## north
==> flow/design.v <==
module SIGNAL_GENERATOR_ANALYZER_ONE_WIRE
(
	input CLK_100MHz,
	input rst,
	input  	MUAFR_MISO_P,
	input  	MUAFR_MISO_N,
	input 	enable_generate,
	output logic [11: 0] test_cnt_1,
	output logic [11: 0] test_cnt_0
);
localparam ITERATION = 1004; 
logic [3: 0] prev_MUAFR_MISO_P;
logic [3: 0] prev_MUAFR_MISO_N;
always @(posedge CLK_100MHz)
begin
	if (rst)
	begin
		prev_MUAFR_MISO_P <= 4'h0;
		prev_MUAFR_MISO_N <= 4'h0;
	end else
	begin
	prev_MUAFR_MISO_P[3] <= prev_MUAFR_MISO_P[2];
	prev_MUAFR_MISO_P[2] <= prev_MUAFR_MISO_P[1];
	prev_MUAFR_MISO_P[1] <= prev_MUAFR_MISO_P[0];
	prev_MUAFR_MISO_P[0] <= MUAFR_MISO_P;
	prev_MUAFR_MISO_N[3] <= prev_MUAFR_MISO_N[2];
	prev_MUAFR_MISO_N[2] <= prev_MUAFR_MISO_N[1];
	prev_MUAFR_MISO_N[1] <= prev_MUAFR_MISO_N[0];
	prev_MUAFR_MISO_N[0] <= MUAFR_MISO_N;
	end
end
logic [15: 0] cnt_analyzer;
logic [11: 0] cnt_skew_P;
logic [11: 0] cnt_skew_N;
always @(posedge CLK_100MHz)
begin
	if (rst)
	begin
		cnt_skew_P <= 0;
		cnt_skew_N <= 0;
		cnt_analyzer <= 0;
		test_cnt_1 <= 0;
		test_cnt_0 <= 0;
	end else
	if (enable_generate == 0)
		begin
			if ((~prev_MUAFR_MISO_P[2] & MUAFR_MISO_P) | (prev_MUAFR_MISO_P[2] & ~MUAFR_MISO_P))
				cnt_skew_P <= cnt_skew_P + 1;
			if ((~prev_MUAFR_MISO_N[2] & MUAFR_MISO_N) | (prev_MUAFR_MISO_N[2] & ~MUAFR_MISO_N))
				cnt_skew_N <= cnt_skew_N + 1;
			if (cnt_analyzer == (ITERATION - 2))
			begin
				cnt_skew_N <= 0;
				cnt_skew_P <= 0;
				test_cnt_1 <= cnt_skew_P;
				test_cnt_0 <= cnt_skew_N;
			end
			if (cnt_analyzer == ITERATION)
				cnt_analyzer <= 0;
			else
				cnt_analyzer <= cnt_analyzer + 1;
		end else
		begin
			cnt_skew_P <= 0;
			cnt_skew_N <= 0;
			cnt_analyzer <= 0;
		end
end
endmodule
module SIGNAL_GENERATOR_ANALYZER
(
	input CLK_100MHz,
	input rst,
	output logic [15:0] MUAFR_MOSI_P,
	output [15:0] MUAFR_MOSI_N,
	input  logic [15:0] MUAFR_MISO_P,
	input  logic [15:0] MUAFR_MISO_N,
	input enable_generate,
	output logic [15:0] status_wire,
	output [15:0] status_gen
);
logic kz;
logic kz_P;
logic kz_N;
logic [15: 0] status_gen_P;
logic [15: 0] status_gen_N;
assign status_gen [15: 0] = status_gen_P [15: 0] & status_gen_N [15: 0];
assign kz = kz_N & kz_P;
localparam cnt_ETALON_GEN_min = 20;
localparam cnt_ETALON_GEN_max = 250;
assign MUAFR_MOSI_N [15: 0]  = ~ MUAFR_MOSI_P [15: 0];
localparam ITERATION = 102;
logic [2: 0] prev_flag_signal_P;
logic [7: 0] cnt_kz_signal_P;
logic [7: 0] cnt_kz_signal_N;
logic [15: 0] fail;
logic [3: 0] j;
logic flag_signal_P;
logic [9: 0] cnt_true_channel [15: 0];
logic [9: 0] cnt_status_true;
wire [8:0] test_cnt_1 [15: 0];
wire [8:0] test_cnt_0 [15: 0];
genvar i;
generate
	for (i = 0; i < 16; i = i + 1)
	begin : generator
		wire [11:0] full_cnt_1;
		wire [11:0] full_cnt_0;
		SIGNAL_GENERATOR_ANALYZER_ONE_WIRE signal_generator_analyzer_one_wire
		(
			.CLK_100MHz(CLK_100MHz),
			.rst(rst),
			.enable_generate(enable_generate),
			.MUAFR_MISO_P(MUAFR_MISO_P[i]),
			.MUAFR_MISO_N(MUAFR_MISO_N[i]),
			.test_cnt_1(full_cnt_1),
			.test_cnt_0(full_cnt_0)
		);
		assign test_cnt_1[i] = full_cnt_1[8:0];
		assign test_cnt_0[i] = full_cnt_0[8:0];
	always @(posedge CLK_100MHz)
	if (rst)
		status_gen_P [i] <= 0;
	else if (enable_generate == 0)
		if ((test_cnt_1 [i] > cnt_ETALON_GEN_min - 1) & (test_cnt_1 [i] < cnt_ETALON_GEN_max + 1))
			status_gen_P [i] <= 1;
		else
			status_gen_P [i] <= 0;
	always @(posedge CLK_100MHz)
	if (rst)
		status_gen_N [i] <= 0;
	else if (enable_generate == 0)
		if ((test_cnt_0 [i] > cnt_ETALON_GEN_min - 1) & (test_cnt_0 [i] < cnt_ETALON_GEN_max + 1))
			status_gen_N [i] <= 1;
		else
			status_gen_N [i] <= 0;
	end
endgenerate
integer k;
always @(posedge CLK_100MHz)
begin
	if (rst)
	begin
		MUAFR_MOSI_P <= 16'h0;
		prev_flag_signal_P <= 3'b0;
		cnt_kz_signal_P <= 0;
		cnt_kz_signal_N <= 0;
		kz_P <= 0;
		kz_N <= 0;
		fail <= 16'hFFFF;
		j <= 0;
		flag_signal_P <= 1;
		for (k = 0; k < 16; k = k + 1)
			cnt_true_channel [k] <= 0;
		cnt_status_true <= 0;
		status_wire <= 16'h0;
	end else
	if (enable_generate == 1)
	begin
		if (flag_signal_P == 1)		 
		begin
			if (prev_flag_signal_P [0] != flag_signal_P)
			begin
				MUAFR_MOSI_P [15: 0] <= 16'h0;
			end else
			begin
				MUAFR_MOSI_P [j] <= ((cnt_status_true  < (ITERATION - 6)) & (cnt_status_true >= 0)) ? 1 : 0;
			end
		end	else
		begin
			if (prev_flag_signal_P [0] != flag_signal_P)
			begin
				MUAFR_MOSI_P [15: 0] <= 16'hFFFF;
			end else
			begin
				MUAFR_MOSI_P [j] <= ((cnt_status_true  < (ITERATION - 6)) & (cnt_status_true >= 0)) ? 0 : 1;
			end
		end
		prev_flag_signal_P [2] <= prev_flag_signal_P [1];
		prev_flag_signal_P [1] <= prev_flag_signal_P [0];
		prev_flag_signal_P [0] <= flag_signal_P;
		if (cnt_status_true  == (ITERATION - 3))  
		begin
			j <= j + 1;
			cnt_status_true <= 0;
			if (j == 15)
				flag_signal_P <= flag_signal_P + 1;
			if (fail[j] == 0)
				status_wire [j] <= 1;
			else
				status_wire [j] <= 0;
		end else
			cnt_status_true <= cnt_status_true + 1;
		if ((cnt_status_true  == (ITERATION - 4)) & (flag_signal_P == 0))  
			if ((cnt_true_channel [j] > (ITERATION >> 1)) & (cnt_true_channel [j] < (ITERATION << 1)) & (kz == 1))
				fail[j] <= 0;
			else
				fail[j] <= 1;
		if ((cnt_status_true  > (ITERATION - 7)) & (flag_signal_P == 0))  
			if (cnt_kz_signal_P > (ITERATION - 15))
				kz_P <= 1;
			else
				kz_P <= 0;
		if ((cnt_status_true  > (ITERATION - 7)) & (flag_signal_P == 0))	 
			if (cnt_kz_signal_N > (ITERATION - 15))
				kz_N <= 1;
			else
				kz_N <= 0;
		if (cnt_status_true  == (ITERATION - 4))  
			cnt_true_channel [j] <= 0;
		else
			if ((MUAFR_MISO_P [j] == flag_signal_P) & (MUAFR_MISO_N [j] != flag_signal_P))
				cnt_true_channel [j] <= cnt_true_channel [j] + 1;
		if (cnt_status_true  == (ITERATION - 4))  
			cnt_kz_signal_P <= 0;
		else
			if (((MUAFR_MISO_P [0] == MUAFR_MISO_P [j]) + (MUAFR_MISO_P [1] == MUAFR_MISO_P [j]) + (MUAFR_MISO_P [2] == MUAFR_MISO_P [j]) + (MUAFR_MISO_P [3] == MUAFR_MISO_P [j]) + (MUAFR_MISO_P [4] == MUAFR_MISO_P [j]) + (MUAFR_MISO_P [5] == MUAFR_MISO_P [j]) + (MUAFR_MISO_P [6] == MUAFR_MISO_P [j]) + (MUAFR_MISO_P [7] == MUAFR_MISO_P [j]) + (MUAFR_MISO_P [8] == MUAFR_MISO_P [j]) + (MUAFR_MISO_P [9] == MUAFR_MISO_P [j]) + (MUAFR_MISO_P [10] == MUAFR_MISO_P [j]) + (MUAFR_MISO_P [11] == MUAFR_MISO_P [j]) + (MUAFR_MISO_P [12] == MUAFR_MISO_P [j]) + (MUAFR_MISO_P [13] == MUAFR_MISO_P [j])) == 1)
				cnt_kz_signal_P <= cnt_kz_signal_P + 1;
		if (cnt_status_true  == (ITERATION - 3)) 
			cnt_kz_signal_N <= 0;
		else
			if (((MUAFR_MISO_N [0] == MUAFR_MISO_N [j]) + (MUAFR_MISO_N [1] == MUAFR_MISO_N [j]) + (MUAFR_MISO_N [2] == MUAFR_MISO_N [j]) + (MUAFR_MISO_N [3] == MUAFR_MISO_N [j]) + (MUAFR_MISO_N [4] == MUAFR_MISO_N [j]) + (MUAFR_MISO_N [5] == MUAFR_MISO_N [j]) + (MUAFR_MISO_N [6] == MUAFR_MISO_N [j]) + (MUAFR_MISO_N [7] == MUAFR_MISO_N [j]) + (MUAFR_MISO_N [8] == MUAFR_MISO_N [j]) + (MUAFR_MISO_N [9] == MUAFR_MISO_N [j]) + (MUAFR_MISO_N [10] == MUAFR_MISO_N [j]) + (MUAFR_MISO_N [11] == MUAFR_MISO_N [j]) + (MUAFR_MISO_N [12] == MUAFR_MISO_N [j]) + (MUAFR_MISO_N [13] == MUAFR_MISO_N [j])) > 13)
				cnt_kz_signal_N <= cnt_kz_signal_N + 1;
		end else
		begin
			j <= 0;
			cnt_true_channel [j] <= 0;
			cnt_status_true <= 0;
			flag_signal_P <= 0;
			MUAFR_MOSI_P <= 16'h0;
		end
end
endmodule
Settings: LEC_CHECK=0, ABC_AREA=1, CAP_MARGIN=40, CORE_ASPECT_RATIO=0.86, CORE_MARGIN=2, CORE_UTILIZATION=72, CTS_CLUSTER_DIAMETER=395, CTS_CLUSTER_SIZE=14, PLACE_DENSITY_LB_ADDON=0.28, SETUP_SLACK_MARGIN=1.21, SLEW_MARGIN=0; clock period 4.73 ns.
run.sh (not shown) runs the stock make flow with config.mk's settings and CLKGATE_MAP_FILE=.
To summarise north: no stage aborted, but the layout did not pass its checks, failing on negative setup slack.
What south does differently from north at the input level:
==> flow/config.mk <==
export PLATFORM = sky130hd
export DESIGN_NAME = SIGNAL_GENERATOR_ANALYZER
export DESIGN_NICKNAME = SIGNAL_GENERATOR_ANALYZER
export VERILOG_FILES = /design/flow/design.v
export SDC_FILE = /design/flow/constraint.sdc
export NUM_CORES = 4
export LEC_CHECK = 0
export CAP_MARGIN = 20
export CORE_MARGIN = 2
export CORE_UTILIZATION = 68
export SLEW_MARGIN = 20
==> flow/constraint.sdc <==
create_clock -name core_clock -period 8.32 [get_ports {CLK_100MHz}]
set_input_delay 1.6640 -clock core_clock [delete_from_list [all_inputs] [get_ports {CLK_100MHz}]]
set_output_delay 1.6640 -clock core_clock [all_outputs]
set_load 0.01 [all_outputs]
Findings:
- south reached the end of the flow, and the finished layout is clean on the timing, design-rule and antenna checks.
- [south] count of cells resized by post-cts repair fell 93 relative to north
- Count of clock-buffer cells in the layout up 51 in south wrt north
- The number of well taps number comes out lower for south vs north.
- On height of the chip: south sits above north.
- In south, post-synth net total is lower than in north.
- Of south and north, the run reporting the higher critical-path maximum fanout was south.
Inputs modified between south and east:
diff --git a/flow/config.mk b/flow/config.mk
--- a/flow/config.mk
+++ b/flow/config.mk
@@ -7,5 +7,11 @@
 export LEC_CHECK = 0
+export ABC_AREA = 1
 export CAP_MARGIN = 20
+export CORE_ASPECT_RATIO = 0.86
 export CORE_MARGIN = 2
-export CORE_UTILIZATION = 68
+export CORE_UTILIZATION = 72
+export CTS_CLUSTER_DIAMETER = 28
+export CTS_CLUSTER_SIZE = 14
+export PLACE_DENSITY_LB_ADDON = 0.28
+export SETUP_SLACK_MARGIN = 1.21
 export SLEW_MARGIN = 20
==> flow/constraint.sdc <==
create_clock -name core_clock -period 4.73 [get_ports {CLK_100MHz}]
set_input_delay 0.9460 -clock core_clock [delete_from_list [all_inputs] [get_ports {CLK_100MHz}]]
set_output_delay 0.9460 -clock core_clock [all_outputs]
set_load 0.01 [all_outputs]
## What came out
- [east] flow finished | final checks: failed | reasons: negative setup slack
- Going from south to east, combinational group share of total power moved up; setup-violating endpoint count in the final report moved up; total wire length moved up; area of the mapped netlist moved up.
- east does better than south on die size.
- Diff south -> east | cell count after synthesis | increase of 1,373
[inputs] west vs east
==> flow/config.mk <==
export PLATFORM = sky130hd
export DESIGN_NAME = SIGNAL_GENERATOR_ANALYZER
export DESIGN_NICKNAME = SIGNAL_GENERATOR_ANALYZER
export VERILOG_FILES = /design/flow/design.v
export SDC_FILE = /design/flow/constraint.sdc
export NUM_CORES = 4
export LEC_CHECK = 0
export CAP_MARGIN = 20
export CORE_MARGIN = 2
export CORE_UTILIZATION = 72
export CTS_CLUSTER_SIZE = 35
export PLACE_DENSITY_LB_ADDON = 0.25
export SETUP_SLACK_MARGIN = 1.45
export SLEW_MARGIN = 20
==> flow/constraint.sdc <==
create_clock -name core_clock -period 4.98 [get_ports {CLK_100MHz}]
set_input_delay 0.9960 -clock core_clock [delete_from_list [all_inputs] [get_ports {CLK_100MHz}]]
set_output_delay 0.9960 -clock core_clock [all_outputs]
set_load 0.01 [all_outputs]
==> results <==
None of the runs west and east ends with a clean layout. west finished all stages; layout check result: FAIL, due to negative setup slack. On post-route setup TNS: west sits below east. Of west and east, the lower met1 wire length belongs to west. east vs west, capturing instance or port of the critical path: cnt_kz_signal_P[6] vs cnt_kz_signal_P[3]. Looking only at net count after synthesis, and setting everything else aside, the lower value of west and east goes to west.
The following lists how middle was set up differently from west:
diff --git a/flow/config.mk b/flow/config.mk
--- a/flow/config.mk
+++ b/flow/config.mk
@@ -9,6 +9,3 @@
 export CORE_MARGIN = 2
-export CORE_UTILIZATION = 72
-export CTS_CLUSTER_SIZE = 35
-export PLACE_DENSITY_LB_ADDON = 0.25
-export SETUP_SLACK_MARGIN = 1.45
+export CORE_UTILIZATION = 40
 export SLEW_MARGIN = 20
==> flow/constraint.sdc <==
create_clock -name core_clock -period 8.32 [get_ports {CLK_100MHz}]
set_input_delay 1.6640 -clock core_clock [delete_from_list [all_inputs] [get_ports {CLK_100MHz}]]
set_output_delay 1.6640 -clock core_clock [all_outputs]
set_load 0.01 [all_outputs]
## What came out
middle: full flow OK, the timing, design-rule and antenna checks passed. From middle to west, net count of the mapped netlist did not move at all. Diff west -> middle: cell count along the critical path shrank by 2, global-route usage shrank by 14 points, number of cell instances after yosys synthesis held steady, clock power shrank by 35%. Comparing middle and west, total power is lower on middle. middle vs west — register fraction of the total cell area dropped 0.40 points. west -> middle: gate count of the mapped netlist delta 0, exact match. Taking west as the reference, in middle post-detailed-placement cell area up 400 um2, number of fillers in the final layout up 7,884, final routed wirelength across all metal layers down about 2.4%.
No activity file was given, so power comes from the tool's default toggle rates.
